==> run Y <==
==> flow/design.v <==
module  CONV(
	input				clk,
	input				rst_n,
	input 				mode,
	input       		in_valid,
	output reg			out_valid,
	output 		[13:0] 	AWADDR,
	output		 [7:0] 	AWLEN,
	output 				AWVALID,
	input 				AWREADY,
	output reg  [31:0]	WDATA,
	output 				WVALID,
	input 				WREADY,
	output 		[13:0] 	ARADDR,
	output 		 [7:0] 	ARLEN,
	output 				ARVALID,
	input 				ARREADY,
	input		[31:0] 	RDATA,
	input 				RVALID,
	output reg			RREADY
);
localparam WEIGHT1 	= 20'hABC2E;
localparam WEIGHT2 	= 20'hB52E2;
localparam WEIGHT3 	= 20'hAF5C4;
localparam WEIGHT4 	= 20'hE5518;
localparam WEIGHT5 	= 20'h71650;
localparam WEIGHT6 	= 20'hA938B;
localparam WEIGHT7 	= 20'h5251F;
localparam WEIGHT8 	= 20'h7DFC0;
localparam WEIGHT9 	= 20'hEB885;
localparam BIAS 	= 16'h1310;
localparam IDLE 	= 4'd0;
localparam CONV_K1 	= 4'd1;
localparam CONV_K2 	= 4'd2;
localparam CONV_K3 	= 4'd3;
localparam CONV_K4 	= 4'd4;
localparam CONV_K5 	= 4'd5;
localparam CONV_K6 	= 4'd6;
localparam CONV_K7 	= 4'd7;
localparam CONV_K8 	= 4'd8;
localparam CONV_K9 	= 4'd9;
localparam RELU 	= 4'd10;
localparam MUL 		= 4'd11;
localparam READ 	= 4'd12;
localparam WRITE_L0 = 4'd13;
localparam POOL 	= 4'd14;
localparam WRITE_L1 = 4'd15;
reg  		 [3:0] 	state_r, state_w, state_tmp;
reg  		 [5:0]	cnt_x, cnt_y;
reg					mode_;
wire 			 	is_up, is_down, is_left, is_right;
wire 				skip_mul;
wire 		[11:0] 	P1, P2, P3, P4, P5, P6, P7, P8, P9;
wire 		[15:0]  data_in;
wire 		[19:0] 	weight;
reg  signed	[35:0] 	product;
reg 				mul_fin;
reg  signed [36:0]	conv_result;
wire 		[31:0]	relu_result;
reg 		[31:0] 	max_pool_result;
wire 				update_mp_result;
assign is_up 	= (cnt_y == 6'd0  || (cnt_y == 6'd1  && mode_));
assign is_down 	= (cnt_y == 6'd63 || (cnt_y == 6'd62 && mode_));
assign is_left 	= (cnt_x == 6'd0  || (cnt_x == 6'd1  && mode_));
assign is_right = (cnt_x == 6'd63 || (cnt_x == 6'd62 && mode_));
assign skip_mul   = (state_tmp == CONV_K1 && (is_up || is_left)) 	||
					(state_tmp == CONV_K2 && (is_up))				||
					(state_tmp == CONV_K3 && (is_up || is_right)) 	||
					(state_tmp == CONV_K4 && (is_left))				||
					(state_tmp == CONV_K6 && (is_right)) 			||
					(state_tmp == CONV_K7 && (is_down || is_left)) 	||
					(state_tmp == CONV_K8 && (is_down)) 			||
					(state_tmp == CONV_K9 && (is_down || is_right));
assign P1 = (mode_ == 1'b0) ? {cnt_y, cnt_x} - 7'd65 : {cnt_y, cnt_x} - 8'd130;
assign P2 = (mode_ == 1'b0) ? {cnt_y, cnt_x} - 7'd64 : {cnt_y, cnt_x} - 8'd128;
assign P3 = (mode_ == 1'b0) ? {cnt_y, cnt_x} - 6'd63 : {cnt_y, cnt_x} - 7'd126;
assign P4 = (mode_ == 1'b0) ? {cnt_y, cnt_x} - 1'd1  : {cnt_y, cnt_x} - 2'd2  ;
assign P5 = (mode_ == 1'b0) ? {cnt_y, cnt_x}		 : {cnt_y, cnt_x}         ;
assign P6 = (mode_ == 1'b0) ? {cnt_y, cnt_x} + 1'd1	 : {cnt_y, cnt_x} + 2'd2  ;
assign P7 = (mode_ == 1'b0) ? {cnt_y, cnt_x} + 6'd63 : {cnt_y, cnt_x} + 7'd126;
assign P8 = (mode_ == 1'b0) ? {cnt_y, cnt_x} + 7'd64 : {cnt_y, cnt_x} + 8'd128;
assign P9 = (mode_ == 1'b0) ? {cnt_y, cnt_x} + 7'd65 : {cnt_y, cnt_x} + 8'd130;
assign data_in = RDATA[31:16];
assign weight = (state_tmp == CONV_K1) ? WEIGHT1 :
				(state_tmp == CONV_K2) ? WEIGHT2 :
				(state_tmp == CONV_K3) ? WEIGHT3 :
				(state_tmp == CONV_K4) ? WEIGHT4 :
				(state_tmp == CONV_K5) ? WEIGHT5 :
				(state_tmp == CONV_K6) ? WEIGHT6 :
				(state_tmp == CONV_K7) ? WEIGHT7 :
				(state_tmp == CONV_K8) ? WEIGHT8 :
				(state_tmp == CONV_K9) ? WEIGHT9 : 20'd0;
assign ARADDR = (state_tmp == CONV_K1) ? P1 :
				(state_tmp == CONV_K2) ? P2 :
				(state_tmp == CONV_K3) ? P3 :
				(state_tmp == CONV_K4) ? P4 :
				(state_tmp == CONV_K5) ? P5 :
				(state_tmp == CONV_K6) ? P6 :
				(state_tmp == CONV_K7) ? P7 :
				(state_tmp == CONV_K8) ? P8 :
				(state_tmp == CONV_K9) ? P9 : 14'd0;
assign ARLEN = 8'd0;
assign ARVALID = (state_r == READ) && (~skip_mul) && (state_tmp != RELU);
assign AWADDR = (state_r == POOL) ? {4'b1000, cnt_y[5:1], cnt_x[5:1]} : {1'b1, cnt_y, cnt_x};
assign AWLEN = 8'd0;
assign AWVALID = (state_r == RELU || state_r == POOL);
assign WVALID = (state_r == WRITE_L0 || state_r == WRITE_L1);
assign relu_result = (conv_result[36]) ? 32'd0 : conv_result[31:0];
assign update_mp_result = ((WDATA > max_pool_result) && WVALID);
always @(*) begin
	case(state_r)
		IDLE: 		state_w = (in_valid) ? READ : IDLE;
		READ: 		state_w = (ARREADY && ~skip_mul) ? state_tmp : READ;
		CONV_K1: 	state_w = (skip_mul) ? READ : ((RVALID) ? MUL : CONV_K1); 
		CONV_K2: 	state_w = (skip_mul) ? READ : ((RVALID) ? MUL : CONV_K2);
		CONV_K3: 	state_w = (skip_mul) ? READ : ((RVALID) ? MUL : CONV_K3);
		CONV_K4: 	state_w = (skip_mul) ? READ : ((RVALID) ? MUL : CONV_K4);
		CONV_K5: 	state_w = (skip_mul) ? READ : ((RVALID) ? MUL : CONV_K5);
		CONV_K6: 	state_w = (skip_mul) ? READ : ((RVALID) ? MUL : CONV_K6);
		CONV_K7: 	state_w = (skip_mul) ? READ : ((RVALID) ? MUL : CONV_K7);
		CONV_K8: 	state_w = (skip_mul) ? READ : ((RVALID) ? MUL : CONV_K8);
		CONV_K9: 	state_w = (skip_mul) ? RELU : ((RVALID) ? MUL : CONV_K9);
		MUL: 		state_w = (state_tmp == CONV_K9) ? RELU : READ;
		RELU: 		state_w = (AWREADY) ? WRITE_L0 : RELU;
		WRITE_L0: 	state_w = (WREADY) ? ((cnt_x[0] && cnt_y[0]) ? POOL : READ) : WRITE_L0;
		POOL: 		state_w = (AWREADY) ? WRITE_L1 : POOL;
		WRITE_L1: 	state_w = (WREADY) ? ((cnt_x[5:1] == 5'd31 && cnt_y[5:1] == 5'd31) ? IDLE : READ) : WRITE_L1;
	endcase
end
always @(posedge clk or negedge rst_n) begin
	if (!rst_n)	state_r <= IDLE;
	else 		state_r <= state_w;
end
always @(posedge clk or negedge rst_n) begin
	if (!rst_n)								state_tmp <= CONV_K1;
	else if (state_r == RELU)				state_tmp <= CONV_K1;
	else if (state_r == MUL) 				state_tmp <= state_tmp + 4'd1;
	else if (state_r == READ && skip_mul) 	state_tmp <= state_tmp + 4'd1;
end
always @(posedge clk or negedge rst_n) begin
	if (!rst_n)	begin
		cnt_x <= 6'd0;
		cnt_y <= 6'd0;
	end
	else if (state_r == WRITE_L0 && WREADY) begin
		cnt_x <= {cnt_x[5:1], cnt_x[0] + 1'd1};
		cnt_y <= (cnt_x[0]) ? {cnt_y[5:1], cnt_y[0] + 1'd1} : cnt_y;
	end
	else if (state_r == WRITE_L1 && WREADY) begin
		cnt_x <= {cnt_x[5:1] + 5'd1, cnt_x[0]};
		cnt_y <= (cnt_x[5:1] == 5'd31) ? {cnt_y[5:1] + 1'd1, cnt_y[0]} : cnt_y;
	end
end
always @(posedge clk or negedge rst_n) begin
	if (!rst_n)			RREADY <= 1'b0;
	else if (ARVALID)	RREADY <= 1'b1;
	else if (RVALID) 	RREADY <= 1'b0;
end
always @(posedge clk or negedge rst_n) begin
	if (!rst_n)					product <= 36'd0;
	else if (state_w == MUL)	product <= $signed(data_in) * $signed(weight);
end
always @(posedge clk or negedge rst_n) begin
	if (!rst_n)					mul_fin <= 1'b0;
	else if (state_w == MUL) 	mul_fin <= 1'b1;
	else 						mul_fin <= 1'b0;
end
always @(posedge clk or negedge rst_n) begin
	if (!rst_n)					conv_result <= BIAS;
	else if (WVALID && WREADY) 	conv_result <= BIAS;
	else if (mul_fin) 			conv_result <= conv_result + product;
end
always @(posedge clk or negedge rst_n) begin
	if (!rst_n)								max_pool_result <= 32'd0;
	else if (state_r == WRITE_L1 && WREADY) max_pool_result <= 32'd0;
	else if (update_mp_result) 				max_pool_result <= WDATA;
end
always @(posedge clk or negedge rst_n) begin
	if (!rst_n)						WDATA <= 32'd0;
	else if (state_w == WRITE_L0)	WDATA <= relu_result;
	else if (state_w == WRITE_L1)	WDATA <= max_pool_result;
	else 							WDATA <= WDATA;
end
always @(posedge clk or negedge rst_n) begin
	if (!rst_n)							out_valid <= 1'b0;
	else if (WREADY && state_w == IDLE) out_valid <= 1'b1;
	else 								out_valid <= 1'b0;
end
always @(posedge clk or negedge rst_n) begin
	if (!rst_n)			mode_ <= 1'b0;
	else if (in_valid) 	mode_ <= mode;
	else 				mode_ <= mode_;
end
endmodule
==> flow/run.sh <==
#!/bin/bash
# the make line also repeats each setting of config.mk as NAME=value (left out here)
make -C /OpenROAD-flow-scripts/flow DESIGN_CONFIG=/design/flow/config.mk WORK_HOME=/design/flow/orfs CLKGATE_MAP_FILE= finish
==> flow/config.mk <==
export PLATFORM = sky130hd
export DESIGN_NAME = CONV
export DESIGN_NICKNAME = CONV
export VERILOG_FILES = /design/flow/design.v
export SDC_FILE = /design/flow/constraint.sdc
export NUM_CORES = 4
export LEC_CHECK = 0
export ABC_AREA = 0
export CAP_MARGIN = 20
export CELL_PAD_IN_SITES_DETAIL_PLACEMENT = 0
export CORE_MARGIN = 2
export CORE_UTILIZATION = 72
export CTS_CLUSTER_DIAMETER = 88
export CTS_CLUSTER_SIZE = 49
export GPL_ROUTABILITY_DRIVEN = 1
export PLACE_DENSITY_LB_ADDON = 0.27
export SLEW_MARGIN = 20
export TNS_END_PERCENT = 80
==> flow/constraint.sdc <==
create_clock -name core_clock -period 12.4 [get_ports {clk}]
set_input_delay 2.4800 -clock core_clock [delete_from_list [all_inputs] [get_ports {clk}]]
set_output_delay 2.4800 -clock core_clock [all_outputs]
set_load 0.01 [all_outputs]
==> inputs of run A, as changes to run Y <==
CORE_UTILIZATION = 66   (was 72)
CTS_CLUSTER_DIAMETER = 99   (was 88)
TNS_END_PERCENT = unset   (was 80)
==> qor summary <==
quantity                                                                    run Y        run A
Status                                                   timing/DRC/antenna clean  timing/DRC/antenna clean
Number of buffer and inverter stages on the critical path                       6            4
Crit-path max cell delay                                                  0.85 ns      0.97 ns
Multi-input logic portion of the cell area                                  68.4%        68.3%
Setup slack at placement                                                  2.58 ns      2.48 ns
Count of placed standard cells in the final layout, fillers left out         3344         3364
Area growth from synthesis to final layout                                  7.04%        7.20%
Via count of the first global-routing pass                                  21600        20700
Area of the multi-input gates                                           17700 µm²    17700 µm²
HPWL after DPL                                                            51.9 mm      50.4 mm
Maximum clock frequency                                                   106 MHz      104 MHz
Number of logic stages on the critical path including buffering                23           21
Worst Clk Skew                                                          0.0155 ns    0.0154 ns
Final core area utilization                                                 77.7%        71.3%
# rows                                                                         67           70
Filler Cell Count                                                            2273         2870
Hold slack                                                               0.481 ns     0.485 ns
Die ar.                                                                 35000 µm²    38200 µm²
Setup slack on the worst flop-to-flop path                                3.29 ns      3.33 ns
Standard cell area after detailed placement                             25200 µm²    25300 µm²
Per-cell routed wire length                                               20.0 µm      19.2 µm
